### flow/design.v
module s_box (
    input [3:0] i_sb, output [3:0] o_sb
);
    assign o_sb[0] = (!i_sb[3]&!i_sb[2]&i_sb[1]) | (!i_sb[2]&i_sb[1]&i_sb[0]) 
    | (!i_sb[3]&i_sb[2]&!i_sb[1]) | (i_sb[2]&!i_sb[1]&i_sb[0]) | 
    (i_sb[3]&!i_sb[2]&!i_sb[1]&!i_sb[0]) | (i_sb[3]&i_sb[2]&i_sb[1]&!i_sb[0]);
    assign o_sb[1] = (!i_sb[3]&!i_sb[2]&!i_sb[0]) | (!i_sb[3]&!i_sb[1]&!i_sb[0]) | (i_sb[2]&i_sb[1]&i_sb[0]) 
| (i_sb[3]&!i_sb[2]&i_sb[0]) | (i_sb[3]&i_sb[2]&i_sb[1]);
    assign o_sb[2] = (!i_sb[3]&!i_sb[2]&!i_sb[1]) | (!i_sb[2]&!i_sb[1]&!i_sb[0]) | (!i_sb[3]&i_sb[2]&!i_sb[0]) 
| (i_sb[3]&i_sb[1]&i_sb[0]) | (i_sb[3]&i_sb[2]&i_sb[0]);
    assign o_sb[3] = (!i_sb[3]&!i_sb[2]&!i_sb[0]) | (!i_sb[3]&i_sb[1]&!i_sb[0]) | (!i_sb[3]&i_sb[2]&i_sb[0]) 
| (i_sb[3]&!i_sb[1]&!i_sb[0]) | (i_sb[3]&!i_sb[2]&i_sb[1]&i_sb[0]);
endmodule
module block_shuffle (
    input [15:0] i_bs, output [15:0] o_bs
);
    assign o_bs = {i_bs[7:4], i_bs[3:0], i_bs[15:12], i_bs[11:8]};
endmodule
module round_permutation #(
    parameter [5:0] shift = 5'b0000,
    parameter [7:0] data_length = 8'd16
)(
    input [data_length - 1:0] i_rp,  output [data_length - 1:0] o_rp
); 
assign o_rp = (i_rp << shift) | (i_rp >> (data_length - shift));
endmodule
module key_scheduler (
    input clk, rst, input [4:0] round_counter, input [79:0] i_ks_oldkey, output [79:0] o_ks_newkey 
);
    wire [79:0] level_shift;
    wire [79:0] level_sbox;
    wire [4:0] xor_rc;
    round_permutation #(.shift(13), .data_length(80)) rp (.i_rp(i_ks_oldkey), .o_rp(level_shift));
    s_box sb(.i_sb(level_shift[3:0]), .o_sb(level_sbox[3:0]));
    assign level_sbox[79:4] = level_shift[79:4];
    assign xor_rc = level_sbox[63:59]^(round_counter -1);
    assign o_ks_newkey = {level_sbox[79:64], xor_rc, level_sbox[58:0]};
endmodule
module dec_s_box (
    input [3:0] i_sb, output reg [3:0] o_sb 
);
    always @(*) begin
        case(i_sb)
        4'h0: o_sb = 4'hA;
        4'h1: o_sb = 4'h3;
        4'h2: o_sb = 4'h9;
        4'h3: o_sb = 4'hE;
        4'h4: o_sb = 4'h1;
        4'h5: o_sb = 4'hD;
        4'h6: o_sb = 4'hF;
        4'h7: o_sb = 4'h4;
        4'h8: o_sb = 4'hC;
        4'h9: o_sb = 4'h5;
        4'hA: o_sb = 4'h7;
        4'hB: o_sb = 4'h2;
        4'hC: o_sb = 4'h6;
        4'hD: o_sb = 4'h8;
        4'hE: o_sb = 4'h0;
        4'hF: o_sb = 4'hB;
        endcase
    end
endmodule
module dec_block_shuffle (
    input [15:0] i_bs, output [15:0] o_bs
);
    block_shuffle bs (i_bs, o_bs);
endmodule
module dec_round_permutation #(
    parameter [5:0] shift = 5'b0000,
    parameter [7:0] data_length = 8'd16
)(
    input [data_length - 1:0] i_rp,  output [data_length - 1:0] o_rp
); 
    assign o_rp = (i_rp >> shift) | (i_rp << (data_length - shift));
endmodule
module dec_XOR_layer (
    input [63:0] i_xor, output [63:0] o_xor
);
    assign o_xor = {(i_xor[63:48]^i_xor[47:32]), (i_xor[47:32]^i_xor[31:16]^i_xor[15:0]),(i_xor[63:48]^i_xor[47:32]^i_xor[31:16]), (i_xor[31:16]^i_xor[15:0])};
endmodule
module dec_permutation_layer (
    input [63:0] i_pl, output [63:0] o_pl
);
    wire [63:0] rp2bs;
    wire [63:0] xor2rp;
    dec_XOR_layer xl(.i_xor(i_pl), .o_xor(xor2rp));
            dec_round_permutation #(.shift(1), .data_length(16)) rp0(.i_rp(xor2rp[(16*0 + 15):16*0]), .o_rp(rp2bs[15:0]));
            dec_round_permutation #(.shift(4), .data_length(16)) rp1(.i_rp(xor2rp[(16*1 + 15):16*1]), .o_rp(rp2bs[(16 + 15):16*1]));
            dec_round_permutation #(.shift(7), .data_length(16)) rp2(.i_rp(xor2rp[(16*2 + 15):16*2]), .o_rp(rp2bs[(16*2 + 15):16*2]));
            dec_round_permutation #(.shift(9), .data_length(16)) rp3(.i_rp(xor2rp[(16*3 + 15):16*3]), .o_rp(rp2bs[(16*3 + 15):16*3]));
    genvar i;
    generate
        for (i = 0; i < 4; i = i +1 ) begin
            dec_block_shuffle bs(.i_bs(rp2bs[(16*i + 15):16*i]), .o_bs(o_pl[(16*i + 15):16*i]));
        end
    endgenerate
endmodule
module dec_add_round_key (
    input [63:0] i_ark_cipher, input [63:0] i_ark_key,
    output [63:0] o_ark_msg
);
    wire [63:0] sb2xor;
    wire [63:0] pl2sb;
    dec_permutation_layer pl(.i_pl(i_ark_cipher), .o_pl(pl2sb));
    genvar j;
    generate    
    for(j=0; j < 16; j = j + 1) begin
            dec_s_box sb(.i_sb(pl2sb[(4*j + 3):4*j]), .o_sb(sb2xor[(4*j + 3):4*j]));
        end
    endgenerate
    assign o_ark_msg = i_ark_key ^ sb2xor;
endmodule
module dec_key_scheduler (
    input clk, rst, input [4:0] round_counter, input [79:0] i_ks_oldkey, output [79:0] o_ks_newkey 
);
    wire [79:0] level_shift;
    wire [79:0] level_sbox;
    wire [4:0] xor_rc;
    assign {level_sbox[79:64], xor_rc, level_sbox[58:0]} = i_ks_oldkey;
    assign level_sbox[63:59] = xor_rc ^(round_counter -1);
    assign level_shift[79:4] = level_sbox[79:4];
    dec_s_box sb(.i_sb(level_sbox[3:0]), .o_sb(level_shift[3:0]));
    dec_round_permutation #(.shift(13), .data_length(80)) rp (.i_rp(level_shift), .o_rp(o_ks_newkey));
endmodule
module boron_dec (
    input  clk, rst, start, input [63:0] plain_text, input [79:0] master_key,
    output reg done, output reg [63:0] cipher_text
);
    parameter IDLE = 3'b000, KEYGEN = 3'b011, ROUND = 3'b001;
    reg [2:0] reg_sm_main;
    reg [4:0] reg_round_counter;
    reg [63:0] reg_plaintext;
    wire [63:0] reg_nextplaintext;
    reg [79:0] reg_key;
    wire [79:0] reg_nextkey, dec_reg_nextkey;
    key_scheduler ks(.clk(clk), .rst(rst), .round_counter(reg_round_counter), .i_ks_oldkey(reg_key), .o_ks_newkey(reg_nextkey));
    dec_key_scheduler dks(.clk(clk), .rst(rst), .round_counter(reg_round_counter), .i_ks_oldkey(reg_key), .o_ks_newkey(dec_reg_nextkey));
    dec_add_round_key ark(.i_ark_cipher(reg_plaintext), .i_ark_key(dec_reg_nextkey[63:0]), .o_ark_msg(reg_nextplaintext));
    always @(posedge clk ) begin
        if(!rst) begin
            reg_sm_main <= IDLE;
            done <= 1'b0;
        end
        else begin
            done <= 1'b0;
            case (reg_sm_main)
                IDLE:  
                    if(start) begin
                        reg_plaintext <= plain_text;
                        reg_key <= master_key;
                        reg_sm_main <= KEYGEN;
                        reg_round_counter <= 5'd1;
                    end
                    else
                        reg_sm_main <= IDLE;
                KEYGEN:
                    if(reg_round_counter < 25) begin
                        reg_key <= reg_nextkey;
                        reg_round_counter <= reg_round_counter + 1;
                        reg_sm_main <= KEYGEN;
                    end else begin
                        reg_sm_main <= ROUND;
                        reg_plaintext <= (reg_nextkey[63:0] ^ reg_plaintext);
                        reg_key <= reg_nextkey;
                    end
                ROUND:
                    if(reg_round_counter > 1) begin
                        reg_plaintext <= reg_nextplaintext;
                        reg_key <= dec_reg_nextkey;
                        reg_round_counter <= reg_round_counter - 1;
                        reg_sm_main <= ROUND;
                    end
                    else begin
                        cipher_text <= reg_nextplaintext;
                        done <= 1'b1;
                        reg_sm_main <= IDLE;
                    end
                default:
                    reg_sm_main <= IDLE;
            endcase
        end
    end
endmodule
### flow/constraint.sdc
create_clock -name core_clock -period 1.87 [get_ports {clk}]
set_input_delay 0.3740 -clock core_clock [delete_from_list [all_inputs] [get_ports {clk}]]
set_output_delay 0.3740 -clock core_clock [all_outputs]
set_load 0.01 [all_outputs]
### flow/config.mk
export PLATFORM = sky130hd
export DESIGN_NAME = boron_dec
export DESIGN_NICKNAME = boron_dec
export VERILOG_FILES = /design/flow/design.v
export SDC_FILE = /design/flow/constraint.sdc
export NUM_CORES = 4
export LEC_CHECK = 0
export CAP_MARGIN = 20
export CORE_MARGIN = 2
export CORE_UTILIZATION = 61
export CTS_CLUSTER_SIZE = 49
export HOLD_SLACK_MARGIN = 0.29
export SETUP_SLACK_MARGIN = 0.53
export SLEW_MARGIN = 20
### flow/run.sh
#!/bin/bash
# the make line also repeats each setting of config.mk as NAME=value (left out here)
make -C /OpenROAD-flow-scripts/flow DESIGN_CONFIG=/design/flow/config.mk WORK_HOME=/design/flow/orfs CLKGATE_MAP_FILE= finish
==> Changelog: implementation, run 1 <==
### Metrics

- YS chip area: 14800 sq um
- Synth cell count leaders: edfxtp_1 (213), nand2_1 (176), xnor2_1 (138)
- Synthesis-stage register bit count: 221
- Yosys top cell by instances: edfxtp_1
- Ys flop type: edfxtp_1
- Post-Synth Simple-Gate Area: 7.34%
- Async S/R FF share, synth: 0%
- Dominant cell type by area after synthesis: edfxtp_1
- Dpl ws: -0.920 ns
- Post-Syn Instances: 1266
- # IOs: 212
- Status: stopped before the end
- Starting Density: 62.5%
- Compound-Gate Fraction of Synth Area: 11.3%
- Chip width: 160 um
- Top-area cell share: 43.3%
- Mux share: 8.34%
- Xor/xnor share: 14.2%
- Core Footprint: 23600 sq um
- Detail Placement HPWL: 35.6 mm
- Adder share: 10.3%
- Synth area leaders: edfxtp_1 (43%), ha_1 (10%), xnor2_1 (8.2%)
- YS warnings: 2
- EDFF count, synth: 213
- Log Error: [ERROR DPL-0033] detailed placement checks failed during check placement.
- Row cnt: 56
- Synthesized area: 14800 sq um
- Netlist cell types: 52
- Logic family by area: XOR/XNOR gates
- Synthesized area per cell: 11.7 sq um
- Vert. Die Dim: 160 um
- IO buf count: 211
- Die Size: 25500 sq um
- Yosys cell count: 1266
- Syn nets: 1535
- Register area share after synthesis: 44.4%
- Halt Stage: clock tree synthesis (4_1_cts)
- GPL Wtd Cong: 0.922
[through the flow]
step,instances,hold WS (ns),instance area [sq um]
3_5_place_dp,2020,0.523,20500
3_3_place_gp,2020,0.522,20500
2_1_floorplan,1266,0.487,16000
==> run 2: changes to the inputs <==
CORE_UTILIZATION = 70   (was 61)
CTS_CLUSTER_SIZE = 41   (was 49)
HOLD_SLACK_MARGIN = not set   (was 0.29)
SETUP_SLACK_MARGIN = not set   (was 0.53)
clock period = 2.68 ns   (was 1.87 ns; I/O delays follow)
==> run 2 against run 1 <==
  * The flow stops in global routing (5_1_grt)
  * Synthesized cell count stayed put
  * Die area is 13% lower
  * Area after synthesis stayed put
==> Changelog: implementation, run 2 <==
### Metrics

- Synth cell count leaders: edfxtp_1 (213), nand2_1 (176), xnor2_1 (138)
- Post-Syn Instances: 1266 (unchanged)
- Post-Synth Simple-Gate Area: 7.34% (unchanged)
- Synthesis-stage register bit count: 221 (unchanged)
- YS chip area: 14800 sq um (unchanged)
- Xor/xnor share: 14.2% (unchanged)
- Netlist cell types: 52 (unchanged)
- Inserted Clock Buffers: 24
- Top-area cell share: 43.3% (unchanged)
- Synthesized area per cell: 11.7 sq um (unchanged)
- Dominant cell type by area after synthesis: edfxtp_1
- Ys flop type: edfxtp_1
- YS warnings: 2 (unchanged)
- Core Footprint: 20900 sq um (-12%)
- Vert. Die Dim: 149 um (-6.5%)
- # IOs: 212 (unchanged)
- Async S/R FF share, synth: 0% (unchanged)
- Max Root-Sink Buffers: 3
- Synth area leaders: edfxtp_1 (43%), ha_1 (10%), xnor2_1 (8.2%)
- Logic family by area: XOR/XNOR gates
- Halt Stage: global routing (5_1_grt)
- H-tree depth: 1
- Syn nets: 1535 (unchanged)
- Detail Placement HPWL: 33.4 mm (-6.2%)
- Dpl cell area: 18100 sq um (-11%)
- Dpl ws: -0.278 ns (+0.642 ns)
- EDFF count, synth: 213 (unchanged)
- Yosys cell count: 1266 (unchanged)
- Clock Sinks: 221
- Chip width: 149 um (-6.5%)
- Mux share: 8.34% (unchanged)
- Cell chosen for the clock root: clkbuf_16
- Synthesized area: 14800 sq um (unchanged)
- Register area share after synthesis: 44.4% (unchanged)
- GPL Wtd Cong: 0.945 (+2.5%)
- Die Size: 22300 sq um (-13%)
- Compound-Gate Fraction of Synth Area: 11.3% (unchanged)
- Status: stopped before the end
- Starting Density: 70.6% (+8.1 points)
- IO buf count: 211 (unchanged)
- Yosys top cell by instances: edfxtp_1
- Hold buffer count at cts: 0
- Adder share: 10.3% (unchanged)
- Row cnt: 53 (-5.4%)
-- run 2: repair_timing --
| item | CTS |
|---|---|
| pin swaps | 10 |
| setup buffers | 10 |
| setup endpoints to repair | 21 |
| resized | 16 |
-- run 2: stage by stage --
| step | utilization [%] | cells |
|---|---|---|
| after CTS | 91.5 | 1873 |
| after detailed placement | 86.8 | 1820 |
| after global placement | 86.8 | 1820 |
| after floorplan | - | 1266 |
==> run 3: changes to the inputs <==
ABC_AREA = 0   (was not set)
CORE_ASPECT_RATIO = 1.79   (was not set)
CORE_UTILIZATION = 68   (was 70)
CTS_CLUSTER_DIAMETER = 170   (was not set)
CTS_CLUSTER_SIZE = not set   (was 41)
GPL_ROUTABILITY_DRIVEN = 0   (was not set)
GPL_TIMING_DRIVEN = 1   (was not set)
MAX_ROUTING_LAYER = met5   (was not set)
SETUP_SLACK_MARGIN = 0.43   (was not set)
TNS_END_PERCENT = 50   (was not set)
clock period = 1.22 ns   (was 2.68 ns; I/O delays follow)
==> run 3 against run 2 <==
  * The flow stops in clock tree synthesis (4_1_cts)
  * Synthesized cell count unchanged
  * Area after synthesis unchanged
  * Die area increased by 3.1%
==> Changelog: implementation, run 3 <==
### Metrics

- Top-area cell share: 43.3% (unchanged)
- YS warnings: 2 (unchanged)
- YS chip area: 14800 sq um (unchanged)
- Mux share: 8.34% (unchanged)
- Dpl ws: -1.70 ns (-1.42 ns)
- Dominant cell type by area after synthesis: edfxtp_1
- Dpl cell area: 20400 sq um (+13%)
- Core Footprint: 21400 sq um (+2.6%)
- Yosys top cell by instances: edfxtp_1
- Row cnt: 72 (+36%)
- Detail Placement HPWL: 46.7 mm (+40%)
- Synthesized area per cell: 11.7 sq um (unchanged)
- Compound-Gate Fraction of Synth Area: 11.3% (unchanged)
- Async S/R FF share, synth: 0% (unchanged)
- Synth area leaders: edfxtp_1 (43%), ha_1 (10%), xnor2_1 (8.2%)
- Adder share: 10.3% (unchanged)
- Status: stopped before the end
- Logic family by area: XOR/XNOR gates
- IO buf count: 211 (unchanged)
- Starting Density: 68.8% (-1.8 points)
- Netlist cell types: 52 (unchanged)
- Register area share after synthesis: 44.4% (unchanged)
- Post-Syn Instances: 1266 (unchanged)
- Synth cell count leaders: edfxtp_1 (213), nand2_1 (176), xnor2_1 (138)
- Syn nets: 1535 (unchanged)
- Halt Stage: clock tree synthesis (4_1_cts)
- # IOs: 212 (unchanged)
- Chip width: 114 um (-24%)
- Yosys cell count: 1266 (unchanged)
- EDFF count, synth: 213 (unchanged)
- Post-Synth Simple-Gate Area: 7.34% (unchanged)
- Xor/xnor share: 14.2% (unchanged)
- Ys flop type: edfxtp_1
- Vert. Die Dim: 201 um (+35%)
- Synthesis-stage register bit count: 221 (unchanged)
- Log Error: [ERROR DPL-0038] Utilization greater than 100%, impossible to legalize
- Synthesized area: 14800 sq um (unchanged)
- Die Size: 22900 sq um (+3.1%)
## run 3: per-stage QoR
stage	hold WS, ns	power, uW	util [%]	std cells
after floorplan	0.411	16100	-	1266
after detailed placement	0.540	22500	95.2	2035
after global placement	0.508	21200	95.2	2035
==> run 4: changes to the inputs <==
CORE_ASPECT_RATIO = 1.0   (was 1.79)
CORE_UTILIZATION = 70   (was 68)
CTS_CLUSTER_DIAMETER = 127   (was 170)
SETUP_SLACK_MARGIN = -0.22   (was 0.43)
SLEW_MARGIN = 30   (was 20)
clock period = 2.41 ns   (was 1.22 ns; I/O delays follow)
==> run 4 against run 3 <==
  * The flow stops in global routing (5_1_grt)
  * Die area decreased by 3.0%
  * Area after synthesis unchanged
  * Synthesized cell count unchanged
==> Changelog: implementation, run 4 <==
### Metrics

- Status: stopped before the end
- Halt Stage: global routing (5_1_grt)
- Log Error: [ERROR DPL-0038] Utilization greater than 100%, impossible to legalize
- Inserted Clock Buffers: 24
- Synthesis-stage register bit count: 221 (unchanged)
- YS warnings: 2 (unchanged)
- Logic family by area: XOR/XNOR gates
- Starting Density: 70.6% (+1.8 points)
- Compound-Gate Fraction of Synth Area: 11.3% (unchanged)
- H-tree depth: 1
- Max Root-Sink Buffers: 3
- Yosys top cell by instances: edfxtp_1
- Post-Synth Simple-Gate Area: 7.34% (unchanged)
- Detail Placement HPWL: 35.1 mm (-25%)
- EDFF count, synth: 213 (unchanged)
- Xor/xnor share: 14.2% (unchanged)
- Synthesized area per cell: 11.7 sq um (unchanged)
- # IOs: 212 (unchanged)
- Synthesized area: 14800 sq um (unchanged)
- Synth cell count leaders: edfxtp_1 (213), nand2_1 (176), xnor2_1 (138)
- Clock Sinks: 221
- Mux share: 8.34% (unchanged)
- Row cnt: 53 (-26%)
- Synth area leaders: edfxtp_1 (43%), ha_1 (10%), xnor2_1 (8.2%)
- IO buf count: 211 (unchanged)
- Die Size: 22300 sq um (-3.0%)
- Core Footprint: 20900 sq um (-2.6%)
- Post-Syn Instances: 1266 (unchanged)
- Vert. Die Dim: 149 um (-26%)
- Adder share: 10.3% (unchanged)
- Syn nets: 1535 (unchanged)
- Hold buffer count at cts: 0
- Top-area cell share: 43.3% (unchanged)
- Ys flop type: edfxtp_1
- Placed cell count: 1927 (-5.3%)
- Cell chosen for the clock root: clkbuf_16
- Yosys cell count: 1266 (unchanged)
- Netlist cell types: 52 (unchanged)
- Dominant cell type by area after synthesis: edfxtp_1
- Chip width: 149 um (+31%)
- Async S/R FF share, synth: 0% (unchanged)
- Register area share after synthesis: 44.4% (unchanged)
- YS chip area: 14800 sq um (unchanged)
-- run 4: per-stage QoR --
stage	cell area [sq um]	setup WS [ns]	util, %	setup TNS, ns
4_1_cts	20200	-0.329	96.6	-26.49
2_1_floorplan	14800	-0.475	-	-69.80
3_3_place_gp	18900	-0.512	90.3	-36.97
3_5_place_dp	18900	-0.623	90.3	-45.65
-- run 4: repair_timing --
action	in CTS
resized	68
setup buffers	25
pin swaps	25
endpoints found under the hold margin	0
gates cloned	1
endpoints found under the setup margin	42
==> run 5: changes to the inputs <==
ABC_AREA = not set   (was 0)
CORE_ASPECT_RATIO = not set   (was 1.0)
CORE_UTILIZATION = 40   (was 70)
CTS_CLUSTER_DIAMETER = not set   (was 127)
GPL_ROUTABILITY_DRIVEN = not set   (was 0)
GPL_TIMING_DRIVEN = not set   (was 1)
MAX_ROUTING_LAYER = not set   (was met5)
SETUP_SLACK_MARGIN = not set   (was -0.22)
SLEW_MARGIN = 20   (was 30)
TNS_END_PERCENT = not set   (was 50)
clock period = 3.77 ns   (was 2.41 ns; I/O delays follow)
==> run 5 against run 4 <==
  * Now clean on timing, DRC and antenna
  * Area after synthesis is the same
  * Synthesized cell count unchanged
  * Die area up 73%
==> Changelog: implementation, run 5 <==
### Changed

- Status: timing/DRC/antenna clean
- Final WL: 43.7 mm
- Most used cell, CP: ha_1
- Power Total: 8330 uW
- Setup crit start: reg_round_counter[0]$_DFFE_PP_
- DRC violations left: 0
- Hold_sp: dks.sb.o_sb[3]$_DFF_P_
- PD cells: 457 nW/um^2
- Crit-path cells: ha_1 > o21bai_1 > a311o_1 > or2_4 > clkinv_2 > mux2_2 > inv_1 > ha_1 > and2_1 > o211ai_1 > o311a_1
- Dpl cell area: 17400 sq um (-7.8%)
- Stages on worst setup path: 11
- Global-route wire length before repair: 65.6 mm
- Gr usage total: 22.4%
- IO buf count: 211 (unchanged)
- Netlist cell types: 52 (unchanged)
- Clock network power share: 29.9%
- Max Root-Sink Buffers: 3 (unchanged)
- Antenna-violating nets left: 0
- Wire length per cell: 22.4 um
- GPL Wtd Cong: 0.892
- Slew Limit Fails: 0
- Setup Viol. Count Final: 0
- Synth-to-layout area growth: 23.5%
- Reg area: 6560 sq um
- Worst-Margin Slew: 0.831 ns
- Fmax: 0.317 GHz
- Logic family by area: XOR/XNOR gates
- Yosys cell count: 1266 (unchanged)
- Synth cell count leaders: edfxtp_1 (213), nand2_1 (176), xnor2_1 (138)
- FF-to-FF End: dks.sb.o_sb[1]$_DFF_P_
- Synthesized area: 14800 sq um (unchanged)
- Vert. Die Dim: 196 um (+31%)
- Relative slew slack: 44.6%
- Yosys top cell by instances: edfxtp_1
- Clock Sinks: 221 (unchanged)
- Async S/R FF share, synth: 0% (unchanged)
- Pwr top: registers
- Adder share: 10.3% (unchanged)
- Final hold vios: 0
- Largest net degree at the start of global routing: 72
- Crit path capture type: register
- Seq pwr share: 39.1%
- Die Size: 38400 sq um (+73%)
- CTS clk-pin slew, worst paths: 0.06 ns
- Internal power: 5650 uW
- Critical Path AT: 3.63 ns
- Mux share: 8.34% (unchanged)
- Ys flop type: edfxtp_1
- Compound-Gate Fraction of Synth Area: 11.3% (unchanged)
- Nets: 1734
- Xor/xnor share: 14.2% (unchanged)
- Post-detailed-route via-to-cell ratio: 5.47
- CP Capture Point: dks.sb.o_sb[1]$_DFF_P_
- Fill count: 3242
- Register area share after synthesis: 44.4% (unchanged)
- Latency at later pin: 0.54 ns
- Number of global-route vias before repair: 10.5k
- Total inserted antenna cells: 0
- Hold Crit Depth: 2
- Detailed Routing Iterations Pass 1: 5
- Gate Area: 7630 sq um
- Critical path peak fanout: 10
- Post-Syn Instances: 1266 (unchanged)
- CP Class: reg2reg
- Synthesized area per cell: 11.7 sq um (unchanged)
- Fin Setup TNS: 0 ns
- Detail Placement HPWL: 32.7 mm (-7.0%)
- Post-Synth Simple-Gate Area: 7.34% (unchanged)
- Initial antenna violation count: 0
- Crit-path max cell delay: 0.54 ns
- Min-Delay Path Class: reg2reg
- Syn nets: 1535 (unchanged)
- Final setup margin: 0.613 ns
- Combinational share of power: 31.0%
- Row cnt: 70 (+32%)
- Synth area leaders: edfxtp_1 (43%), ha_1 (10%), xnor2_1 (8.2%)
- Log Warnings: 130
- # IOs: 212 (unchanged)
- Dominant cell type by area after synthesis: edfxtp_1
- Worst Path Buf+Inv: 2
- Worst Reg-to-Reg Cells: 11
- Post_cts resized: 0 (-100%)
- Switching share of total power: 32.1%
- Chip width: 196 um (+31%)
- H-tree depth: 1 (unchanged)
- Slowest library cell on the worst path: edfxtp_1
- Crit share post-route: 83.7%
- Leakage: 0.00704 uW
- R2R Path Start: reg_round_counter[0]$_DFFE_PP_
- Largest delay contributor family on the critical path: AND-OR/OR-AND gates
- Cell chosen for the clock root: clkbuf_16
- Vias: 10.7k
- Initial DRC Count: 969
- Post-CTS setup buffers: 0 (-100%)
- Hold Crit Endpoint: reg_key[70]$_DFFE_PN_
- EDFF count, synth: 213 (unchanged)
- Clock group: 2490 uW
- Post-route cell area: 18200 sq um
- Max Cap Violations: 0
- Crit path DRT: 4.24 ns
- Combinational cell power: 2580 uW
- Core Footprint: 36400 sq um (+74%)
- Inserted Clock Buffers: 26 (+8.3%)
- R2R Setup Slk: 0.61 ns
- Dpl ws: 0.319 ns (+0.942 ns)
- Peak supply drop: 336 uV
- CTS tree: built
- Unrepaired setup endpoints after global routing: false
- YS warnings: 2 (unchanged)
- Fin crit period: 3.16 ns
- Synthesis-stage register bit count: 221 (unchanged)
- Hold buffer count at cts: 0 (unchanged)
- Clk_skew: 0.0149 ns
- Starting Density: 40.5% (-30 points)
- Switch Pwr: 2680 uW
- Top-area cell share: 43.3% (unchanged)
- Type of origin of the critical path: register
- GRT overflow: 0
- YS chip area: 14800 sq um (unchanged)
- Seq group: 3250 uW
-- run 5: metrics by stage --
step	instances	util, %	hold slack (ns)
after floorplan	1266	-	0.487
after global routing	1953	50.0	0.528
after CTS	1953	50.0	0.514
after global placement	1905	47.8	0.504
after detailed placement	1905	47.8	0.501
final	1953	50.0	0.513
-- run 5: routing by layer --
metal  global-route usage [%]  share of wire [%]  up-vias
met5                        0                  0        -
met4                     3.84                1.4        0
met3                     2.77                6.3       40
met2                     36.4                 46      399
met1                     32.6                 46     5314
li1                         -                  -     4937
-- run 5: cell type report --
cell class	count	share of cell area, %
flip-flops and latches	221	36.0
clock buffers	30	3.77
repair buffers	229	12.3
well taps	468	3.21
clock inverters	18	0.742
multi-input cells	887	41.9
inverters	100	2.07
==> run 6: changes to the inputs <==
CORE_ASPECT_RATIO = 1.42   (was not set)
CORE_UTILIZATION = 72   (was 40)
CTS_CLUSTER_SIZE = 10   (was not set)
SETUP_SLACK_MARGIN = 1.46   (was not set)
clock period = 5.33 ns   (was 3.77 ns; I/O delays follow)
==> run 6 against run 5 <==
  * Still clean on timing, DRC and antenna
  * Fmax decreased by 7.9%
  * Power is 30% lower
  * Worst hold slack about the same
  * Core utilization is 38 points higher
  * Synthesized cell count did not move
  * Sequential cell count is the same
  * Routed wire length decreased by 0.92%
  * Critical endpoint is now reg_plaintext[47]$_DFFE_PP_
  * Largest cell class unchanged
==> Changelog: implementation, run 6 <==
### Changed

- Peak supply drop: 291 uV (-13%)
- Ys flop type: edfxtp_1
- Top-area cell share: 43.3% (unchanged)
- GPL Wtd Cong: 0.928 (+4.1%)
- Post-detailed-route via-to-cell ratio: 6.67 (+22%)
- CTS clk-pin slew, worst paths: 0.06 ns (about the same)
- CTS tree: built
- Worst Reg-to-Reg Cells: 7 (-4)
- Synth cell count leaders: edfxtp_1 (213), nand2_1 (176), xnor2_1 (138)
- Compound-Gate Fraction of Synth Area: 11.3% (unchanged)
- Core Footprint: 20200 sq um (-45%)
- Fin Setup TNS: 0 ns (unchanged)
- IO buf count: 211 (unchanged)
- Inserted Clock Buffers: 26 (unchanged)
- Most used cell, CP: xnor2_1
- Switching share of total power: 32.8% (+0.63 points)
- Row cnt: 62 (-11%)
- Antenna-violating nets left: 0 (unchanged)
- Crit-path max cell delay: 0.65 ns (+0.11 ns)
- Critical Path AT: 3.70 ns (+0.07 ns)
- Latency at later pin: 0.54 ns (about the same)
- Critical path peak fanout: 5 (-5)
- Post_cts resized: 0 (unchanged)
- Detailed Routing Iterations Pass 1: 6 (+1)
- DRC violations left: 0 (unchanged)
- Largest net degree at the start of global routing: 96 (+33%)
- Placed cell count: 1685 (-12%)
- Die Size: 21700 sq um (-44%)
- Async S/R FF share, synth: 0% (unchanged)
- Adder share: 10.3% (unchanged)
- Mux share: 8.34% (unchanged)
- Starting Density: 73.2% (+33 points)
- CP Class: reg2reg
- Register area share after synthesis: 44.4% (unchanged)
- Synth area leaders: edfxtp_1 (43%), ha_1 (10%), xnor2_1 (8.2%)
- Slew Limit Fails: 0 (unchanged)
- GRT overflow: 0 (unchanged)
- Setup crit start: reg_plaintext[12]$_DFFE_PP_
- Synthesized area per cell: 11.7 sq um (unchanged)
- Yosys top cell by instances: edfxtp_1
- Hold_sp: dks.sb.o_sb[1]$_DFF_P_
- YS warnings: 2 (unchanged)
- Crit share post-route: 64.3% (-19 points)
- Fin crit period: 3.43 ns (+0.269 ns)
- Final non-filler cell total: 1733 (-11%)
- R2R Path Start: reg_plaintext[12]$_DFFE_PP_
- Post-route cell area: 17800 sq um (-2.1%)
- Synthesis-stage register bit count: 221 (unchanged)
- CP Capture Point: reg_plaintext[47]$_DFFE_PP_
- Cell chosen for the clock root: clkbuf_16
- Worst-Margin Slew: 1.07 ns (+0.236 ns)
- Seq pwr share: 39.4% (+0.3 points)
- R2R Setup Slk: 1.90 ns (+1.29 ns)
- Logic family by area: XOR/XNOR gates
- EDFF count, synth: 213 (unchanged)
- Final WL: 43.3 mm (-0.92%)
- FF-to-FF End: reg_plaintext[47]$_DFFE_PP_
- Clock network power share: 28.7% (-1.2 points)
- Synthesized area: 14800 sq um (unchanged)
- Chip width: 124 um (-37%)
- Max Cap Violations: 0 (unchanged)
- # IOs: 212 (unchanged)
- Vias: 11.6k (+8.2%)
- Global-route wire length before repair: 66.0 mm (+0.58%)
- Synth-to-layout area growth: 20.9%
- Leakage: 0.00695 uW (-1.2%)
- Dpl ws: 1.53 ns (+1.21 ns)
- YS chip area: 14800 sq um (unchanged)
- Total inserted antenna cells: 0 (unchanged)
- Vert. Die Dim: 175 um (-11%)
- Post-Syn Instances: 1266 (unchanged)
- Combinational cell power: 1870 uW (-28%)
- Detail Placement HPWL: 29.9 mm (-8.6%)
- Gr usage total: 40.5% (+18 points)
- Hold Crit Endpoint: reg_key[68]$_DFFE_PN_
- Final hold vios: 0 (unchanged)
- Initial DRC Count: 1638 (+69%)
- Stages on worst setup path: 7 (-4)
- Wire length per cell: 25.0 um (+12%)
- Crit path capture type: register
- Switch Pwr: 1920 uW (-28%)
- Netlist cell types: 52 (unchanged)
- Pwr top: registers
- Initial antenna violation count: 1 (+1)
- Relative slew slack: 28.9% (-16 points)
- Log Warnings: 132 (+1.5%)
- Largest delay contributor family on the critical path: XOR/XNOR gates
- Post-CTS setup buffers: 0 (unchanged)
- Min-Delay Path Class: reg2reg
- PD cells: 328 nW/um^2 (-28%)
- Crit path DRT: 5.61 ns (+1.37 ns)
- Seq group: 2310 uW (-29%)
- Clk_skew: 0.0300 ns (+0.0151 ns)
- Hold buffer count at cts: 0 (unchanged)
- Dominant cell type by area after synthesis: edfxtp_1
- Syn nets: 1535 (unchanged)
- Worst Path Buf+Inv: 1 (-1)
- Slowest library cell on the worst path: xnor2_1
- Type of origin of the critical path: register
- Clock Sinks: 221 (unchanged)
- Number of global-route vias before repair: 11.9k (+13%)
- Final setup margin: 1.90 ns (+1.29 ns)
- Unrepaired setup endpoints after global routing: false
- Dpl cell area: 17100 sq um (-1.9%)
- Yosys cell count: 1266 (unchanged)
- Crit-path cells: xnor2_1 > xor2_1 > inv_1 > ha_1 > mux4_2 > xnor2_1 > a221o_1
- Status: timing/DRC/antenna clean
- Clock group: 1680 uW (-33%)
- Max Root-Sink Buffers: 3 (unchanged)
- H-tree depth: 1 (unchanged)
- Xor/xnor share: 14.2% (unchanged)
- Post-Synth Simple-Gate Area: 7.34% (unchanged)
- Nets: 1726 (-0.46%)
- Fmax: 0.292 GHz (-7.9%)
- Internal power: 3940 uW (-30%)
- Combinational share of power: 31.9% (+0.9 points)
- Hold Crit Depth: 2 (unchanged)
- Setup Viol. Count Final: 0 (unchanged)
run 6: layout make-up:
type                       count  area (sq um)
timing repair buffer         221          2190
clock inverter                 1          8.76
clock buffer                  47           761
inverter                     100           377
multi-input combinational    887          7630
sequential                   221          6560
fill                         941          2320
tap                          256           320
run 6: per-stage QoR:
| stage | util [%] | hold slack [ns] | total power [uW] |
|---|---|---|---|
| 2_1_floorplan | - | 0.487 | 3570 |
| 3_3_place_gp | 84.7 | 0.501 | 4040 |
| 3_5_place_dp | 84.7 | 0.508 | 4120 |
| 4_1_cts | 88.5 | 0.517 | 5800 |
| 5_1_grt | 88.5 | 0.539 | 6050 |
| 6_report | 88.5 | 0.513 | 5860 |
run 6: layer usage:
| metal | up-vias | global-route usage [%] | share of wire, % |
|---|---|---|---|
| li1 | 4921 | - | - |
| met1 | 5486 | 51.2 | 34 |
| met2 | 951 | 65.8 | 49 |
| met3 | 203 | 6.69 | 11 |
| met4 | 2 | 22.8 | 6.7 |
| met5 | - | 0 | 0.030 |
==> run 7: changes to the inputs <==
ABC_AREA = 1   (was not set)
CORE_ASPECT_RATIO = 0.5   (was 1.42)
CTS_CLUSTER_DIAMETER = 246   (was not set)
CTS_CLUSTER_SIZE = 97   (was 10)
HOLD_SLACK_MARGIN = 0.29   (was not set)
PLACE_DENSITY = 0.4   (was not set)
SETUP_SLACK_MARGIN = 0.6   (was 1.46)
TNS_END_PERCENT = 5   (was not set)
clock period = 2.56 ns   (was 5.33 ns; I/O delays follow)
==> run 7 against run 6 <==
  * The run now fails in global routing (5_1_grt)
  * Synthesized cell count up 64%
  * Die area up 9.3%
  * Area after synthesis up 9.3%
==> Changelog: implementation, run 7 <==
### Metrics

- Synth cell count leaders: nand2_1 (727), inv_1 (262), edfxtp_1 (213)
- Ys flop type: edfxtp_1
- Compound-Gate Fraction of Synth Area: 11.4% (+0.066 points)
- Status: stopped before the end
- GPL Wtd Cong: 1.04 (+12%)
- Register area share after synthesis: 40.6% (-3.8 points)
- Core Footprint: 21800 sq um (+8.2%)
- Vert. Die Dim: 110 um (-37%)
- Halt Stage: global routing (5_1_grt)
- Placed cell count: 2594 (+54%)
- Synthesized area per cell: 7.77 sq um (-33%)
- # IOs: 212 (unchanged)
- Dpl ws: 0.0178 ns (-1.51 ns)
- Adder share: 9.46% (-0.88 points)
- Syn nets: 2346 (+53%)
- H-tree depth: 1 (unchanged)
- Yosys top cell by instances: nand2_1
- Synthesized area: 16100 sq um (+9.3%)
- Log Error: [ERROR GRT-0232] Routing congestion too high. Check the congestion heatmap in the GUI.
- YS warnings: 2 (unchanged)
- Netlist cell types: 42 (-19%)
- Post-Synth Simple-Gate Area: 26.8% (+19 points)
- Max Root-Sink Buffers: 3 (unchanged)
- Mux share: 0% (-8.3 points)
- Gr usage total: 98.2%
- Async S/R FF share, synth: 0% (unchanged)
- Clock Sinks: 221 (unchanged)
- Yosys cell count: 2077 (+64%)
- Synthesis-stage register bit count: 221 (unchanged)
- Detail Placement HPWL: 41.3 mm (+38%)
- Starting Density: 73.9% (+0.77 points)
- Xor/xnor share: 3.90% (-10 points)
- Post-Syn Instances: 2077 (+64%)
- Top-area cell share: 39.6% (-3.7 points)
- Chip width: 216 um (+74%)
- IO buf count: 211 (unchanged)
- EDFF count, synth: 213 (unchanged)
- Row cnt: 38 (-39%)
- Synth area leaders: edfxtp_1 (40%), nand2_1 (17%), ha_1 (9.5%)
- GRT overflow: 1335
- YS chip area: 16100 sq um (+9.3%)
- Logic family by area: simple AND/OR/NAND/NOR gates
- Die Size: 23700 sq um (+9.3%)
- Cell chosen for the clock root: clkbuf_16
- Dominant cell type by area after synthesis: edfxtp_1
- Inserted Clock Buffers: 6 (-77%)
## run 7: what timing repair did
action,CTS
gates resized,114
gates cloned,1
hold buffers,0
endpoints found under the setup margin,335
pin swaps,28
buffers inserted,52
## run 7: through the flow
stage / instance area (sq um) / util (%) / total power [uW]
after global placement: 19000 / 86.8 / 7960
after floorplan: 16200 / - / 6820
after CTS: 20000 / 91.7 / 9950
after detailed placement: 19000 / 86.8 / 8120
## run 7: metal layers
layer / GRT overflow / track usage, %
met5: 14 / 69.2
met4: 383 / 113
met3: 45 / 84.5
met2: 825 / 117
met1: 68 / 89.3
==> run 8: changes to the inputs <==
CELL_PAD_IN_SITES_DETAIL_PLACEMENT = 2   (was not set)
CORE_ASPECT_RATIO = 1.07   (was 0.5)
CORE_MARGIN = 9   (was 2)
CORE_UTILIZATION = 29   (was 72)
CTS_CLUSTER_DIAMETER = 170   (was 246)
CTS_CLUSTER_SIZE = not set   (was 97)
GPL_ROUTABILITY_DRIVEN = 0   (was not set)
GPL_TIMING_DRIVEN = 1   (was not set)
HOLD_SLACK_MARGIN = 0.16   (was 0.29)
MAX_ROUTING_LAYER = met5   (was not set)
MIN_ROUTING_LAYER = met1   (was not set)
PLACE_DENSITY = not set   (was 0.4)
PLACE_DENSITY_LB_ADDON = 0.03   (was not set)
SETUP_SLACK_MARGIN = 0.43   (was 0.6)
TNS_END_PERCENT = 50   (was 5)
clock period = 5.76 ns   (was 2.56 ns; I/O delays follow)
==> run 8 against run 7 <==
  * Now clean on timing, DRC and antenna
  * Die area rose to 2.7 times the previous value
  * Synthesized cell count unchanged
  * Area after synthesis unchanged
==> Changelog: implementation, run 8 <==
### Changed

- Final setup margin: 2.57 ns
- Vert. Die Dim: 262 um (+140%)
- Row cnt: 89 (+130%)
- Critical path peak fanout: 40
- Hold Crit Depth: 2
- Worst Path Buf+Inv: 4
- Setup Viol. Count Final: 0
- Dpl cell area: 19000 sq um (+0.46%)
- Clock group: 1870 uW
- R2R Setup Slk: 2.58 ns
- GRT met3 Usage: 2.74%
- Core Footprint: 55100 sq um (+150%)
- Stages on worst setup path: 15
- Final non-filler cell total: 3026
- Synthesized area per cell: 7.77 sq um (unchanged)
- Clock network power share: 33.9%
- Nets: 2543
- Reg area: 6560 sq um
- Crit-path max cell delay: 0.49 ns
- Gr usage total: 21.1%
- Max Root-Sink Buffers: 3 (unchanged)
- Die Size: 64500 sq um (+170%)
- Synth cell count leaders: nand2_1 (727), inv_1 (262), edfxtp_1 (213)
- Syn nets: 2346 (unchanged)
- Ys flop type: edfxtp_1
- Synth-to-layout area growth: 23.8%
- Post-route cell area: 20000 sq um
- Vias: 15.3k
- Internal power: 3520 uW
- Most used cell, CP: nand2_1
- CTS clk-pin slew, worst paths: 0.06 ns
- Top-area cell share: 39.6% (unchanged)
- YS warnings: 2 (unchanged)
- Initial antenna violation count: 0
- DRC violations left: 0
- PD cells: 276 nW/um^2
- Leakage: 0.00902 uW
- Clk_skew: 0.0153 ns
- Relative slew slack: 23.7%
- Fill count: 6362
- Placed cell count: 2971 (+15%)
- Worst-Margin Slew: 1.14 ns
- Synthesized area: 16100 sq um (unchanged)
- Post-CTS setup buffers: 0 (-100%)
- Post-detailed-route via-to-cell ratio: 5.04
- Min-Delay Path Class: reg2reg
- Pwr top: registers
- Max Cap Violations: 0
- Detailed Routing Iterations Pass 1: 5
- CP Capture Point: dks.sb.o_sb[3]$_DFF_P_
- Antenna-violating nets left: 0
- Crit path capture type: register
- H-tree depth: 1 (unchanged)
- Post_cts resized: 0 (-100%)
- Hold_sp: dks.sb.o_sb[2]$_DFF_P_
- Largest net degree at the start of global routing: 101
- Wire length per cell: 23.1 um
- Switch Pwr: 2000 uW
- Dpl ws: 1.99 ns (+1.97 ns)
- Combinational share of power: 28.8%
- Slew Limit Fails: 0
- # IOs: 212 (unchanged)
- Slowest library cell on the worst path: clkdlybuf4s50_1
- Adder share: 9.46% (unchanged)
- Final WL: 69.8 mm
- Worst Reg-to-Reg Cells: 14
- Latency at later pin: 0.59 ns
- Combinational cell power: 1590 uW
- CP Class: in2reg
- Crit share post-route: 55.3%
- IO buf count: 211 (unchanged)
- Synth area leaders: edfxtp_1 (40%), nand2_1 (17%), ha_1 (9.5%)
- Inserted Clock Buffers: 29 (+23)
- Type of origin of the critical path: input pin
- Yosys cell count: 2077 (unchanged)
- Final hold vios: 0
- Starting Density: 29.3% (-45 points)
- Busiest grt layer: met2
- Met1 usage: 27.3%
- EDFF count, synth: 213 (unchanged)
- Fin crit period: 3.19 ns
- Crit-path cells: clkdlybuf4s50_1 > inv_1 > nand2_1 > nand2_1 > nor2_4 > nand2_4 > inv_4 > nand2_1 > nand2_1 > inv_1 > ha_1 > nand3_1 > nand2_1 > nand2_1 > nand2_1
- Fin Setup TNS: 0 ns
- Async S/R FF share, synth: 0% (unchanged)
- Status: timing/DRC/antenna clean
- Switching share of total power: 36.2%
- Xor/xnor share: 3.90% (unchanged)
- GRT overflow: 0
- Seq pwr share: 37.3%
- Cell chosen for the clock root: clkbuf_16
- Yosys top cell by instances: nand2_1
- Hold buffer count at cts: 0 (unchanged)
- Logic family by area: simple AND/OR/NAND/NOR gates
- R2R Path Start: reg_sm_main[1]$_DFF_P_
- Compound-Gate Fraction of Synth Area: 11.4% (unchanged)
- Global-route wire length before repair: 104 mm
- Seq group: 2060 uW
- Post-Syn Instances: 2077 (unchanged)
- Log Warnings: 133
- Setup crit start: start
- Post-Synth Simple-Gate Area: 26.8% (unchanged)
- Netlist cell types: 42 (unchanged)
- YS chip area: 16100 sq um (unchanged)
- Dominant cell type by area after synthesis: edfxtp_1
- Hold Crit Endpoint: reg_key[69]$_DFFE_PN_
- Critical Path AT: 3.67 ns
- Largest delay contributor family on the critical path: buffers and inverters
- Crit path DRT: 6.24 ns
- FF-to-FF End: dks.sb.o_sb[3]$_DFF_P_
- Initial DRC Count: 829
- Number of global-route vias before repair: 16.4k
- Fmax: 0.314 GHz
- Detail Placement HPWL: 53.9 mm (+31%)
- CTS tree: built
- Synthesis-stage register bit count: 221 (unchanged)
- Gate Area: 8330 sq um
- Chip width: 246 um (+14%)
- Register area share after synthesis: 40.6% (unchanged)
- GR Layer Usage met2: 36.9%
- Mux share: 0% (unchanged)
- Peak supply drop: 222 uV
- Clock Sinks: 221 (unchanged)
- Unrepaired setup endpoints after global routing: false
## run 8: layer usage
metal | vias to the layer above | wire length, um
met4 | 0 | 1680
met5 | - | 0
met1 | 7708 | 31200
li1 | 7233 | -
met2 | 253 | 34200
met3 | 65 | 2740
## run 8: stage by stage
| step | total power [uW] | hold WS [ns] | utilization (%) |
|---|---|---|---|
| after floorplan | 3030 | 0.499 | - |
| after global placement | 3610 | 0.531 | 34.5 |
| after detailed placement | 3680 | 0.552 | 34.5 |
| after CTS | 5580 | 0.551 | 36.2 |
| after global routing | 5830 | 0.577 | 36.2 |
| final | 5510 | 0.548 | 36.2 |
## run 8: cell type report
cell class	instances	share of cell area (%)
Sequential cell	221	32.8
Multi-Input combinational cell	1529	41.7
Timing Repair Buffer	221	11.1
Antenna cell	2	0.0251
Clock buffer	38	4.00
Tap cell	728	4.56
Clock inverter	15	0.683
Inverter	272	5.12
==> run 9: changes to the inputs <==
CELL_PAD_IN_SITES_DETAIL_PLACEMENT = not set   (was 2)
CORE_ASPECT_RATIO = not set   (was 1.07)
CORE_MARGIN = 2   (was 9)
CORE_UTILIZATION = 67   (was 29)
CTS_CLUSTER_DIAMETER = 246   (was 170)
CTS_CLUSTER_SIZE = 97   (was not set)
GPL_ROUTABILITY_DRIVEN = not set   (was 0)
GPL_TIMING_DRIVEN = not set   (was 1)
HOLD_SLACK_MARGIN = not set   (was 0.16)
MAX_ROUTING_LAYER = not set   (was met5)
MIN_ROUTING_LAYER = not set   (was met1)
PLACE_DENSITY = 0.46   (was not set)
PLACE_DENSITY_LB_ADDON = not set   (was 0.03)
SETUP_SLACK_MARGIN = not set   (was 0.43)
TNS_END_PERCENT = 10   (was 50)
clock period = 1.89 ns   (was 5.76 ns; I/O delays follow)
==> run 9 against run 8 <==
  * The run now fails in global routing (5_1_grt)
  * Area after synthesis unchanged
  * Die area decreased by 61%
  * Synthesized cell count unchanged
==> Changelog: implementation, run 9 <==
### Metrics

- Vert. Die Dim: 159 um (-39%)
- Dpl ws: -0.392 ns (-2.38 ns)
- Synth cell count leaders: nand2_1 (727), inv_1 (262), edfxtp_1 (213)
- H-tree depth: 1 (unchanged)
- Halt Stage: global routing (5_1_grt)
- Compound-Gate Fraction of Synth Area: 11.4% (unchanged)
- Register area share after synthesis: 40.6% (unchanged)
- Row cnt: 56 (-37%)
- Starting Density: 68.5% (+39 points)
- Synthesized area: 16100 sq um (unchanged)
- Xor/xnor share: 3.90% (unchanged)
- Inserted Clock Buffers: 6 (-79%)
- GPL Wtd Cong: 0.995
- Synth area leaders: edfxtp_1 (40%), nand2_1 (17%), ha_1 (9.5%)
- YS chip area: 16100 sq um (unchanged)
- Post-Synth Simple-Gate Area: 26.8% (unchanged)
- Yosys cell count: 2077 (unchanged)
- Status: stopped before the end
- Yosys top cell by instances: nand2_1
- EDFF count, synth: 213 (unchanged)
- Netlist cell types: 42 (unchanged)
- Logic family by area: simple AND/OR/NAND/NOR gates
- Dpl cell area: 20600 sq um (+8.3%)
- Die Size: 25300 sq um (-61%)
- Ys flop type: edfxtp_1
- Async S/R FF share, synth: 0% (unchanged)
- Clock Sinks: 221 (unchanged)
- Core Footprint: 23500 sq um (-57%)
- Synthesized area per cell: 7.77 sq um (unchanged)
- Adder share: 9.46% (unchanged)
- Chip width: 159 um (-35%)
- Synthesis-stage register bit count: 221 (unchanged)
- YS warnings: 2 (unchanged)
- Detail Placement HPWL: 44.0 mm (-18%)
- Top-area cell share: 39.6% (unchanged)
- IO buf count: 211 (unchanged)
- Log Error: [ERROR DPL-0038] Utilization greater than 100%, impossible to legalize
- Cell chosen for the clock root: clkbuf_16
- Dominant cell type by area after synthesis: edfxtp_1
- # IOs: 212 (unchanged)
- Post-Syn Instances: 2077 (unchanged)
- Syn nets: 2346 (unchanged)
- Mux share: 0% (unchanged)
- Max Root-Sink Buffers: 3 (unchanged)
[run 9: timing repair]
| action | CTS |
|---|---|
| setup buffers | 48 |
| pin swaps | 95 |
| setup endpoints to repair | 220 |
| hold buffers | 0 |
| gates cloned | 0 |
| resized | 344 |
[run 9: per-stage QoR]
step / hold slack [ns] / total power, uW / std cells
after floorplan: 0.464 / 9240 / 2077
after global placement: 0.523 / 11500 / 2825
after detailed placement: 0.523 / 11800 / 2825
after CTS: 0.414 / 14600 / 2877
==> run 10: changes to the inputs <==
ABC_AREA = not set   (was 1)
CORE_UTILIZATION = 40   (was 67)
CTS_CLUSTER_DIAMETER = not set   (was 246)
CTS_CLUSTER_SIZE = not set   (was 97)
PLACE_DENSITY = not set   (was 0.46)
SETUP_SLACK_MARGIN = -0.09   (was not set)
TNS_END_PERCENT = not set   (was 10)
clock period = 3.36 ns   (was 1.89 ns; I/O delays follow)
==> run 10 against run 9 <==
  * The run now finishes clean
  * Synthesized cell count shrank 39%
  * Area after synthesis is 8.5% lower
  * Die area rose by 52%
==> Changelog: implementation, run 10 <==
### Changed

- Stages on worst setup path: 7
- Final hold vios: 0
- Slew Limit Fails: 0
- Fill count: 3312
- Compound-Gate Fraction of Synth Area: 11.3% (-0.066 points)
- Total inserted antenna cells: 0
- Gate Area: 7630 sq um
- Detailed Routing Iterations Pass 1: 5
- Global-route wire length before repair: 64.9 mm
- Worst Path Buf+Inv: 1
- CP Class: reg2reg
- Final WL: 43.4 mm
- CTS tree: built
- Vias: 10.7k
- Crit path capture type: register
- # IOs: 212 (unchanged)
- R2R Path Start: reg_plaintext[45]$_DFFE_PP_
- Xor/xnor share: 14.2% (+10 points)
- Synthesis-stage register bit count: 221 (unchanged)
- Yosys cell count: 1266 (-39%)
- Crit-path cells: xor2_1 > xnor2_1 > inv_1 > ha_1 > mux4_2 > xnor2_1 > a221o_1
- Starting Density: 40.5% (-28 points)
- Hold buffer count at cts: 0 (unchanged)
- Max Cap Violations: 0
- Cell chosen for the clock root: clkbuf_16
- PD cells: 502 nW/um^2
- Hold Crit Endpoint: reg_key[70]$_DFFE_PN_
- Netlist cell types: 52 (+24%)
- Combinational cell power: 2930 uW
- Crit-path max cell delay: 0.51 ns
- Number of global-route vias before repair: 10.6k
- Synth area leaders: edfxtp_1 (43%), ha_1 (10%), xnor2_1 (8.2%)
- Latency at later pin: 0.54 ns
- Mux share: 8.34% (+8.3 points)
- Vert. Die Dim: 196 um (+23%)
- Largest net degree at the start of global routing: 70
- R2R Setup Slk: 0.30 ns
- Top-area cell share: 43.3% (+3.7 points)
- Initial DRC Count: 902
- Chip width: 196 um (+23%)
- Crit share post-route: 91.0%
- Worst Reg-to-Reg Cells: 7
- Post-Synth Simple-Gate Area: 7.34% (-19 points)
- Peak supply drop: 449 uV
- Most used cell, CP: xnor2_1
- Leakage: 0.00708 uW
- Reg area: 6560 sq um
- Hold_sp: dks.sb.o_sb[3]$_DFF_P_
- Clk_skew: 0.0112 ns
- Max Root-Sink Buffers: 3 (unchanged)
- Fmax: 0.327 GHz
- Critical path peak fanout: 6
- Hold Worst Slack: 0.529 ns
- Worst-Margin Slew: 0.831 ns
- Post_cts resized: 0 (-100%)
- Type of origin of the critical path: register
- Clock network power share: 28.5%
- Antenna-violating nets left: 0
- CP Capture Point: reg_plaintext[17]$_DFFE_PP_
- Gr usage total: 22.4%
- Power Total: 9180 uW
- Status: timing/DRC/antenna clean
- Dominant cell type by area after synthesis: edfxtp_1
- Slowest library cell on the worst path: xor2_1
- YS warnings: 2 (unchanged)
- Post-detailed-route via-to-cell ratio: 5.46
- Final non-filler cell total: 1968
- Critical Path AT: 3.35 ns
- Fin Setup TNS: 0 ns
- Ys flop type: edfxtp_1
- Hold Crit Depth: 2
- Clock Sinks: 221 (unchanged)
- Adder share: 10.3% (+0.88 points)
- CTS clk-pin slew, worst paths: 0.06 ns
- Largest delay contributor family on the critical path: XOR/XNOR gates
- Wire length per cell: 22.1 um
- Clock group: 2620 uW
- Setup Viol. Count Final: 0
- Switch Pwr: 2960 uW
- Yosys top cell by instances: edfxtp_1
- Synth-to-layout area growth: 24.1%
- Post-Syn Instances: 1266 (-39%)
- H-tree depth: 1 (unchanged)
- Fin crit period: 3.06 ns
- Nets: 1749
- Syn nets: 1535 (-35%)
- Synthesized area per cell: 11.7 sq um (+50%)
- Crit path DRT: 3.65 ns
- GRT overflow: 0
- Detail Placement HPWL: 33.1 mm (-25%)
- Synthesized area: 14800 sq um (-8.5%)
- Switching share of total power: 32.2%
- DRC violations left: 0
- Row cnt: 70 (+25%)
- Internal power: 6220 uW
- Seq pwr share: 39.6%
- Pwr top: registers
- FF-to-FF End: reg_plaintext[17]$_DFFE_PP_
- Log Warnings: 130
- Setup crit start: reg_plaintext[45]$_DFFE_PP_
- GPL Wtd Cong: 0.851 (-14%)
- Inserted Clock Buffers: 26 (+20)
- Combinational share of power: 31.9%
- Seq group: 3640 uW
- Relative slew slack: 44.6%
- EDFF count, synth: 213 (unchanged)
- IO buf count: 211 (unchanged)
- Core Footprint: 36400 sq um (+55%)
- Placed cell count: 1920 (-32%)
- Register area share after synthesis: 44.4% (+3.8 points)
- Logic family by area: XOR/XNOR gates
- Async S/R FF share, synth: 0% (unchanged)
- Post-CTS setup buffers: 0 (-100%)
- Synth cell count leaders: edfxtp_1 (213), nand2_1 (176), xnor2_1 (138)
- Initial antenna violation count: 0
- YS chip area: 14800 sq um (-8.5%)
- Min-Delay Path Class: reg2reg
- Unrepaired setup endpoints after global routing: false
- Die Size: 38400 sq um (+52%)
## run 10: area by class of cell
type / instances / share of cell area [%]
Timing Repair Buffer: 244 / 13.0
Inverter: 100 / 2.08
Clock buffer: 35 / 3.85
Multi-Input combinational cell: 887 / 41.7
Tap cell: 468 / 3.20
Sequential cell: 221 / 35.8
Clock inverter: 13 / 0.335
## run 10: per-stage QoR
stage	instance area [sq um]	worst slack, ns	utilization (%)
floorplan	14800	0.237	-
global placement	17500	0.135	48.1
detailed placement	17500	0.117	48.1
CTS	18300	0.314	50.3
global route	18300	0.119	50.3
finish	18300	0.302	50.3
## run 10: metal layers
metal | track usage [%] | part of all wire [%] | vias to the layer above
li1 | - | - | 4967
met1 | 31.5 | 44 | 5292
met2 | 36.2 | 47 | 421
met3 | 3.11 | 6.9 | 60
met4 | 6.23 | 2.5 | 0
met5 | 0 | 0 | -
==> run 11: changes to the inputs <==
CORE_UTILIZATION = 65   (was 40)
CTS_CLUSTER_SIZE = 49   (was not set)
SETUP_SLACK_MARGIN = not set   (was -0.09)
clock period = 2.66 ns   (was 3.36 ns; I/O delays follow)
==> run 11 against run 10 <==
  * The layout now fails its checks (negative setup slack)
  * Clock power grew 37%
  * Critical path type unchanged
  * Via count up 14%
  * Area after synthesis stayed put
==> Changelog: implementation, run 11 <==
### Changed

- GR Layer Usage met2: 62.6% (+26 points)
- Status: failed layout checks
- Compound-Gate Fraction of Synth Area: 11.3% (unchanged)
- Post-Synth Simple-Gate Area: 7.34% (unchanged)
- Clk_skew: 0.0107 ns (-0.000570 ns)
- Unrepaired setup endpoints after global routing: true
- Vias: 12.2k (+14%)
- IO buf count: 211 (unchanged)
- YS chip area: 14800 sq um (unchanged)
- Leakage: 0.00792 uW (+12%)
- Nets: 1890 (+8.1%)
- Worst-Margin Slew: 0.888 ns (+0.0571 ns)
- Max Root-Sink Buffers: 3 (unchanged)
- Switching share of total power: 32.9% (+0.66 points)
- Final hold vios: 0 (unchanged)
- Synthesis-stage register bit count: 221 (unchanged)
- Relative slew slack: 40.8% (-3.8 points)
- Antenna-violating nets left: 0 (unchanged)
- Wire length per cell: 25.4 um (+15%)
- Seq pwr share: 35.2% (-4.4 points)
- Setup Viol. Count Final: 6 (+6)
- Largest delay contributor family on the critical path: XOR/XNOR gates
- FF-to-FF End: reg_plaintext[38]$_DFFE_PP_
- # IOs: 212 (unchanged)
- Hold_sp: dks.sb.o_sb[3]$_DFF_P_
- Vert. Die Dim: 155 um (-21%)
- Busiest grt layer: met2
- PD cells: 657 nW/um^2 (+31%)
- Dpl cell area: 18300 sq um (+4.3%)
- Global-route wire length before repair: 68.4 mm (+5.5%)
- Slowest library cell on the worst path: mux4_2
- Dominant cell type by area after synthesis: edfxtp_1
- Gate Area: 8090 sq um (+6.0%)
- Critical path peak fanout: 4 (-2)
- Final WL: 48.8 mm (+13%)
- Dpl ws: -0.310 ns (-0.427 ns)
- Synth area leaders: edfxtp_1 (43%), ha_1 (10%), xnor2_1 (8.2%)
- Starting Density: 65.8% (+25 points)
- Max Cap Violations: 0 (unchanged)
- Logic family by area: XOR/XNOR gates
- Fmax: 0.357 GHz (+9.3%)
- Internal power: 8700 uW (+40%)
- Synthesized area: 14800 sq um (unchanged)
- Worst Reg-to-Reg Cells: 9 (+2)
- CTS tree: built
- R2R Setup Slk: -0.14 ns (-0.44 ns)
- Mux share: 8.34% (unchanged)
- Fill count: 1066 (-68%)
- Xor/xnor share: 14.2% (unchanged)
- Crit-path cells: buf_4 > xnor2_4 > xor2_2 > buf_4 > ha_2 > inv_1 > mux4_2 > xnor2_2 > a221o_1
- Clock network power share: 27.8% (-0.7 points)
- Reg area: 6560 sq um (unchanged)
- Core Footprint: 22400 sq um (-38%)
- Synthesized area per cell: 11.7 sq um (unchanged)
- Hold buffer count at cts: 0 (unchanged)
- Clock group: 3600 uW (+37%)
- Seq group: 4560 uW (+25%)
- Setup crit start: reg_plaintext[20]$_DFFE_PP_
- Ys flop type: edfxtp_1
- Blocking Checks: negative setup slack
- Top-area cell share: 43.3% (unchanged)
- Netlist cell types: 52 (unchanged)
- GPL Wtd Cong: 0.911 (+7.0%)
- Final setup margin: -0.137 ns (-0.440 ns)
- Initial DRC Count: 1598 (+77%)
- Type of origin of the critical path: register
- Switch Pwr: 4270 uW (+44%)
- YS warnings: 2 (unchanged)
- CP Capture Point: reg_plaintext[38]$_DFFE_PP_
- Async S/R FF share, synth: 0% (unchanged)
- Clock Sinks: 221 (unchanged)
- Crit-path max cell delay: 0.51 ns (about the same)
- Hold Crit Endpoint: reg_key[70]$_DFFE_PN_
- GRT met3 Usage: 5.91% (+2.8 points)
- Met1 usage: 50.0% (+18 points)
- Initial antenna violation count: 0 (unchanged)
- H-tree depth: 1 (unchanged)
- Stages on worst setup path: 9 (+2)
- Crit path capture type: register
- Critical Path AT: 3.07 ns (-0.28 ns)
- Yosys cell count: 1266 (unchanged)
- Detail Placement HPWL: 32.4 mm (-2.0%)
- Crit share post-route: 105% (+14 points)
- Peak supply drop: 585 uV (+30%)
- Syn nets: 1535 (unchanged)
- Gr usage total: 37.7% (+15 points)
- EDFF count, synth: 213 (unchanged)
- Latency at later pin: 0.54 ns (about the same)
- Hold Crit Depth: 2 (unchanged)
- Post-detailed-route via-to-cell ratio: 6.36 (+17%)
- Min-Delay Path Class: reg2reg
- DRC violations left: 0 (unchanged)
- Pwr top: combinational logic
- Log Warnings: 138 (+6.2%)
- Number of global-route vias before repair: 11.8k (+12%)
- Detailed Routing Iterations Pass 1: 5 (unchanged)
- Combinational share of power: 37.0% (+5.1 points)
- Die Size: 23900 sq um (-38%)
- Worst Path Buf+Inv: 3 (+2)
- R2R Path Start: reg_plaintext[20]$_DFFE_PP_
- Slew Limit Fails: 0 (unchanged)
- Largest net degree at the start of global routing: 134 (+91%)
- Inserted Clock Buffers: 26 (unchanged)
- Synth-to-layout area growth: 33.7%
- Cell chosen for the clock root: clkbuf_16
- Fin crit period: 2.80 ns (-0.260 ns)
- Synth cell count leaders: edfxtp_1 (213), nand2_1 (176), xnor2_1 (138)
- Most used cell, CP: buf_4
- CTS clk-pin slew, worst paths: 0.06 ns (about the same)
- Register area share after synthesis: 44.4% (unchanged)
- GRT overflow: 0 (unchanged)
- Adder share: 10.3% (unchanged)
- Row cnt: 55 (-21%)
- Post-Syn Instances: 1266 (unchanged)
- Crit path DRT: 2.94 ns (-0.71 ns)
- Total inserted antenna cells: 0 (unchanged)
- Combinational cell power: 4810 uW (+64%)
- Yosys top cell by instances: edfxtp_1
- CP Class: reg2reg
- Chip width: 155 um (-21%)
- Post-route cell area: 19700 sq um (+7.8%)
[run 11: stage by stage]
| stage | TNS (ns) | hold WS, ns | total power [uW] | cells | utilization (%) |
|---|---|---|---|---|---|
| finish | -0.365 | 0.518 | 13000 | 1924 | 87.9 |
| global route | -1.14 | 0.530 | 13300 | 1924 | 87.9 |
| CTS | -0.00415 | 0.523 | 12500 | 1894 | 85.7 |
| detailed placement | -11.03 | 0.509 | 8840 | 1844 | 81.5 |
| global placement | -4.86 | 0.506 | 8690 | 1844 | 81.5 |
| floorplan | -28.78 | 0.487 | 7200 | 1266 | - |
[run 11: final cells by class]
class                           count  area share [%]
Tap cell                          285            1.81
Sequential cell                   221            33.3
Clock buffer                       33            3.64
Inverter                          100            2.06
Timing Repair Buffer              385            17.6
Multi-Input combinational cell    887            41.0
Clock inverter                     13           0.609
[run 11: layer usage]
metal  wire, um  share of wire, %
met1      17200                35
met5          0                 0
met2      23800                49
met4       2520               5.2
met3       5330                11
[run 11: repair_timing]
| action | in CTS | in global routing |
|---|---|---|
| cloned | 0 | 0 |
| setup buffers | 4 | 33 |
| gates resized | 10 | 47 |
| pin swaps | 6 | 31 |
| setup endpoints to repair | 15 | 30 |
No activity file was given, so power comes from the tool's default toggle rates.
